==> inputs of run a <==
==> flow/design.v <==
module flappy_core(
	input clk,
	input resetn,
	input go,
	input stop,
	input jump,
	input [1:0] sw,
	output [7:0] x,
	output [6:0] y,
	output [2:0] colour,
	output [7:0] HEX0,
	output [7:0] HEX1,
	output [7:0] HEX2,
	output [7:0] HEX3,
	output [14:0] LEDR
	);
	 wire [27:0] score;
	 wire [3:0] score_thousands;
	 wire [3:0] score_hundreds;
	 wire [3:0] score_tens;
	 wire [3:0] score_ones;
    wire [1112:0] draw;
    wire [27:0] rate;
	 wire [15:0] counter;
    wire start, move, lose;
    control c(
	.clk(clk),
	.go(go),
	.stop(stop),
   .start(start),
	.resetn(resetn),
	.move(move),
	.lose(lose)
	);
    datapath d(
	.clk(clk),
	.start(start),
	.move(move),
	.jump(jump),
	.rate(rate),
	.resetn(resetn),
	.draw(draw),
	.LEDR(LEDR[14:0]),
	.score(score),
	.lose(lose)
	);
    display d0(
	.floor(draw),
	.clk(clk),
	.resetn(resetn),
	.x(x),
	.y(y),
	.colour(colour),
	.counter(counter)
	);
	difficultySwitch diffSw(
		.sel(sw),
		.rate(rate)
	);
	bcd b0(
		.number(score[13:0]),
		.thousands(score_thousands),
		.hundreds(score_hundreds),
		.tens(score_tens),
		.ones(score_ones)
	);
	hex_display h0(
		.IN(score_ones),
		.OUT(HEX0)
	);
	hex_display h1(
		.IN(score_tens),
		.OUT(HEX1)
	);
	hex_display h2(
		.IN(score_hundreds),
		.OUT(HEX2)
	);
	 hex_display h3(
		.IN(score_thousands),
		.OUT(HEX3)
	);
endmodule
module difficultySwitch(
	input [1:0] sel,
	output reg [27:0] rate
	);
	always @(*) begin
		case(sel)
			2'b00: rate = 28'd150;  
			2'b01: rate = 28'd100;  
			2'b10: rate = 28'd80;   
			2'b11: rate = 28'd1500;  
		endcase
	end
endmodule
module control(
	input clk,
	input go,
	input stop,
	input resetn,
	input lose,
	output reg start,
	output reg move
	);
	reg [5:0] cur, next;
	localparam S_READY = 5'd0,
		  S_READY_WAIT = 5'd1,
		  S_MOVE  = 5'd2,
		  S_STOP  = 5'd3;
	always@(*)
	begin: state_table
		case (cur)
			S_READY: next = go ? S_READY_WAIT : S_READY;
			S_READY_WAIT: next = S_MOVE;
			S_MOVE: next = stop ? S_STOP : (lose ? S_READY : S_MOVE);
			S_STOP: next = S_READY;
			default: next = S_READY;
		endcase
	end
	always @(*)
	begin: enable_signals
		start = 1'b0;
		move = 1'b0;
		case (cur) 
			S_READY: begin 
				start = 1'b1;
			end
			S_MOVE: begin 
				move = 1'b1;
			end
			default: begin
			end
		endcase	
	end
	always@(posedge clk) 
	begin: state_FFs
		if (!resetn)
			cur <= S_READY;
		else 
			cur <= next;
	end
endmodule
module datapath (
    input clk,
    input start,
    input move,
    input jump,
	 input [27:0] rate,	
	input resetn,
	output [14:0] LEDR,
	output reg [27:0] score,
	output reg [1112:0] draw,
	output reg lose
    );
    reg [27:0] count;
	 reg [2:0] count2;
	reg [1112:0] obstacles;
    reg [6:0] height;
	reg [4:0] start_falling;
    reg going_up;
	 parameter gap = 7'b0000000;
	 parameter big_gap = {12{gap}};
    always@(posedge clk) begin
		if (!resetn) begin
			count <= rate;
			count2 <= 2'd3;
        	height <= 7'd40;
			going_up <= 1'b1;
			lose <= 1'b0;
			draw <= 1112'b0;
			obstacles[1105:0] <= {7'd35, big_gap, 7'd40, big_gap, 7'd20, big_gap, 7'd30, big_gap, 7'd45, big_gap, 7'd25, big_gap, 7'd35, big_gap, 7'd10};
			score <= 13'b0;
			start_falling <= 5'b0;
		end
        else if (start) begin
        	count <= rate;
        	height <= 7'd40;
         draw <= 1112'b0;
			obstacles[1105:0] <= {7'd35, big_gap, 7'd40, big_gap, 7'd20, big_gap, 7'd30, big_gap, 7'd45, big_gap, 7'd25, big_gap, 7'd35, big_gap, 7'd10};
			going_up <= 1'b1;
			score <= 13'b0;
			lose <= 1'b0;
			count2 <= 2'd3;
        end
		else begin
            if (count == 28'b0) begin
                count <= rate;
				score = score + 1;
				if (count2 == 1'b0) begin
					draw = draw << 7;
					draw[6:0] = obstacles[1105:1099];
					obstacles[1105:0] = {obstacles[1098:0], obstacles[1105:1099]};
					count2 = 2'd3;
				end else
					count2 = count2 - 1;
				if (height == 7'd0) 
					lose <= 1'b1;
				if (height == 7'd80) 
					lose <= 1'b1;
				if (draw[1105:1099] != 7'b0 && (height < draw[1105:1099] || height > draw[1105:1099] + 7'd24))
					lose <= 1'b1;
				if (jump) begin
					start_falling = 5'b1111;
					going_up = 1'b1;			
					end
				else if (start_falling > 0)
					start_falling = start_falling - 1;
				else 
					going_up = 1'b0;
				if (going_up)
					height = height + 1;
				else
					height = height -1;
				draw[1112:1106] = height;
				end
            else
				count <= count - 1;
        end
    end
    assign LEDR[5:0] = 6'b0;
    assign LEDR[7] = 1'b0;
    assign LEDR[6] = going_up;
    assign LEDR[14:8] = height;
endmodule
module display (
    input [1112:0] floor,
    input clk,
	 input resetn,
    output reg [7:0] x,
    output reg [6:0] y,
    output reg [2:0] colour,
	 output reg [15:0] counter
    );
   reg [7:0] x_init;
   reg [8:0] y_init;
	reg [8:0] runner_count;
	reg [6:0] runner_height;
	reg [1112:0] local_draw;
	reg [7:0] y_pixel;
	reg [7:0] pipe_height;  
	reg [8:0] count;
    always@(posedge clk) begin
		if (!resetn) begin
			x_init <= 8'd2;
			y_init <= 9'd84;		
			counter <= 15'b0;
			local_draw <= floor;
			count <= 8'd0;			
		end
		else begin
			if (counter < 15'd12800) begin
				if (counter < 15'd160) begin
					if (counter < 15'd80) 
						x <= 8'd0;
					else 
						x <= 8'd1;
					runner_count = counter % 80;
					y = y_init - runner_count;
					runner_height = floor[1112:1106];
					if (runner_count == 7'd0)
						colour = 3'b011;
					else if (runner_count < runner_height || runner_count > runner_height + 3)
						colour = 3'b011;
					else 
						colour = 3'b100;
				end 
				else begin
					count = (counter-160) % 320;
					if (count < 80)
						x <= x_init;
					else if (count < 160)
						x <= x_init + 1;
					else if (count < 240)
						x <= x_init + 2;
					else if (count < 320)
						x <= x_init + 3;
					y_pixel = count % 80;
					y <= y_init - y_pixel;
					pipe_height = local_draw[1105:1099];
					if (y_pixel < pipe_height || y_pixel > pipe_height + 7'd24)
						colour = 3'b110;
					else 
						colour = 3'b011;
					if (pipe_height == 7'd0) 
						colour = 3'b011;
					if (count == 15'd319) begin
						x_init <= x_init + 4;
						local_draw <= local_draw << 7;
					end
				end
				counter = counter + 1;
			end
			else begin 
				x_init <= 8'd2;
				y_init <= 9'd84;
				counter <= 15'b0;
				local_draw <= floor;
				count <= 8'd0;
			end
		end
	end
endmodule
module hex_display(IN, OUT);
    input [3:0] IN;
	output reg [7:0] OUT;
	always @(*)
	begin
	case(IN[3:0])
		4'b0000: OUT = 7'b1000000;
		4'b0001: OUT = 7'b1111001;
		4'b0010: OUT = 7'b0100100;
		4'b0011: OUT = 7'b0110000;
		4'b0100: OUT = 7'b0011001;
		4'b0101: OUT = 7'b0010010;
		4'b0110: OUT = 7'b0000010;
		4'b0111: OUT = 7'b1111000;
		4'b1000: OUT = 7'b0000000;
		4'b1001: OUT = 7'b0011000;
		4'b1010: OUT = 7'b0001000;
		4'b1011: OUT = 7'b0000011;
		4'b1100: OUT = 7'b1000110;
		4'b1101: OUT = 7'b0100001;
		4'b1110: OUT = 7'b0000110;
		4'b1111: OUT = 7'b0001110;
		default: OUT = 7'b0111111;
	endcase
	end
endmodule
module bcd(number, thousands, hundreds, tens, ones);
   input  [13:0] number;
   output reg [3:0] thousands;
   output reg [3:0] hundreds;
   output reg [3:0] tens;
   output reg [3:0] ones;
   reg [29:0] shift;
   integer i;
   always @(number)
   begin
      shift[29:14] = 0;
      shift[13:0]  = number;
      for (i=0; i<14; i=i+1) begin
         if (shift[17:14] >= 5)
            shift[17:14] = shift[17:14] + 3;
         if (shift[21:18] >= 5)
            shift[21:18] = shift[21:18] + 3;
         if (shift[25:22] >= 5)
            shift[25:22] = shift[25:22] + 3;
		if (shift[29:26] >= 5)
			shift[29:26] = shift[29:26] + 3;
         shift = shift << 1;
      end
	  thousands = shift[29:26];
      hundreds  = shift[25:22];
      tens      = shift[21:18];
      ones      = shift[17:14];
   end
endmodule
==> flow/run.sh <==
#!/bin/bash
# the make line also repeats each setting of config.mk as NAME=value (left out here)
make -C /OpenROAD-flow-scripts/flow DESIGN_CONFIG=/design/flow/config.mk WORK_HOME=/design/flow/orfs CLKGATE_MAP_FILE= finish
==> flow/config.mk <==
export PLATFORM = sky130hd
export DESIGN_NAME = flappy_core
export DESIGN_NICKNAME = flappy_core
export VERILOG_FILES = /design/flow/design.v
export SDC_FILE = /design/flow/constraint.sdc
export NUM_CORES = 4
export LEC_CHECK = 0
export ABC_AREA = 1
export CAP_MARGIN = 20
export CORE_MARGIN = 2
export CORE_UTILIZATION = 72
export CTS_CLUSTER_SIZE = 74
export PLACE_DENSITY = 0.4
export SETUP_SLACK_MARGIN = 3.16
export SLEW_MARGIN = 20
==> flow/constraint.sdc <==
create_clock -name core_clock -period 10.6 [get_ports {clk}]
set_input_delay 2.1200 -clock core_clock [delete_from_list [all_inputs] [get_ports {clk}]]
set_output_delay 2.1200 -clock core_clock [all_outputs]
set_load 0.01 [all_outputs]
==> run b: changes against run a <==
ABC_AREA = not set   (was 1)
CAP_MARGIN = 10   (was 20)
CELL_PAD_IN_SITES_DETAIL_PLACEMENT = 1   (was not set)
CELL_PAD_IN_SITES_GLOBAL_PLACEMENT = 1   (was not set)
CORE_UTILIZATION = 45   (was 72)
CTS_CLUSTER_DIAMETER = 20   (was not set)
CTS_CLUSTER_SIZE = not set   (was 74)
MAX_ROUTING_LAYER = met4   (was not set)
PLACE_DENSITY = 0.6   (was 0.4)
SETUP_SLACK_MARGIN = 5.0   (was 3.16)
SLEW_MARGIN = 30   (was 20)
==> flow/constraint.sdc (replaced) <==
create_clock -name core_clock -period 20.4 [get_ports {clk}]
set_input_delay 4.0800 -clock core_clock [delete_from_list [all_inputs] [get_ports {clk}]]
set_output_delay 4.0800 -clock core_clock [all_outputs]
set_load 0.01 [all_outputs]
==> run c: changes against run a <==
ABC_AREA = not set   (was 1)
CORE_UTILIZATION = 45   (was 72)
CTS_CLUSTER_SIZE = not set   (was 74)
PLACE_DENSITY = 0.6   (was 0.4)
SETUP_SLACK_MARGIN = not set   (was 3.16)
==> flow/constraint.sdc (replaced) <==
create_clock -name core_clock -period 19.1 [get_ports {clk}]
set_input_delay 3.8200 -clock core_clock [delete_from_list [all_inputs] [get_ports {clk}]]
set_output_delay 3.8200 -clock core_clock [all_outputs]
set_load 0.01 [all_outputs]
==> run notes <==
Synthesis and PnR results.

- The flow ran to the end and the layout has no timing, DRC or antenna violations.
- The total number of placement rows is 200.
- The met3 track demand over resource is 0.0463.
- The timing endpoint of the critical path is HEX2[3].
- The source of the worst hold timing path is d.draw[934]$_SDFFE_PP0P_.
- The least setup slack across all paths after layout reads 2.68 ns.
The numbers above come from run b.

==> run notes <==
Synthesis and PnR results.

- The flow ran to the end, but the layout failed its checks.
- In this run the layout check failures are negative setup slack.
- The final instance area reads 148,000 um2.
- The total of endpoints with negative setup slack in the final report is 28.
- The source of the worst hold timing path is d.count[0]$_SDFF_PP0_.
- The total number of placement rows is 157.
- The met3 track demand over resource reads 0.0317.
- The least setup slack across all paths after layout reads -1.88 ns.
The numbers above come from run a.

==> run notes <==
Synthesis and PnR results.

- The main area contributors are sky130_fd_sc_hd__dfxtp_1 (34%), sky130_fd_sc_hd__edfxtp_1 (25%), sky130_fd_sc_hd__nand2_1 (22%).
- The initial core utilization reads 0.451.
- The least setup slack across all paths after layout is 1.13 ns.
- For reference, the final report shows the max-slew violation count at 0.
- The class of the worst hold path is reg -> reg.
- The report lists the number of standard-cell rows as 200.
- The met3 track demand over resource is 0.0201.
- The flow ran to the end and the layout has no timing, DRC or antenna violations.
- STA lists the startpoint of the worst hold path as d.obstacles[375]$_SDFFE_PP0P_.
The numbers above come from run c.

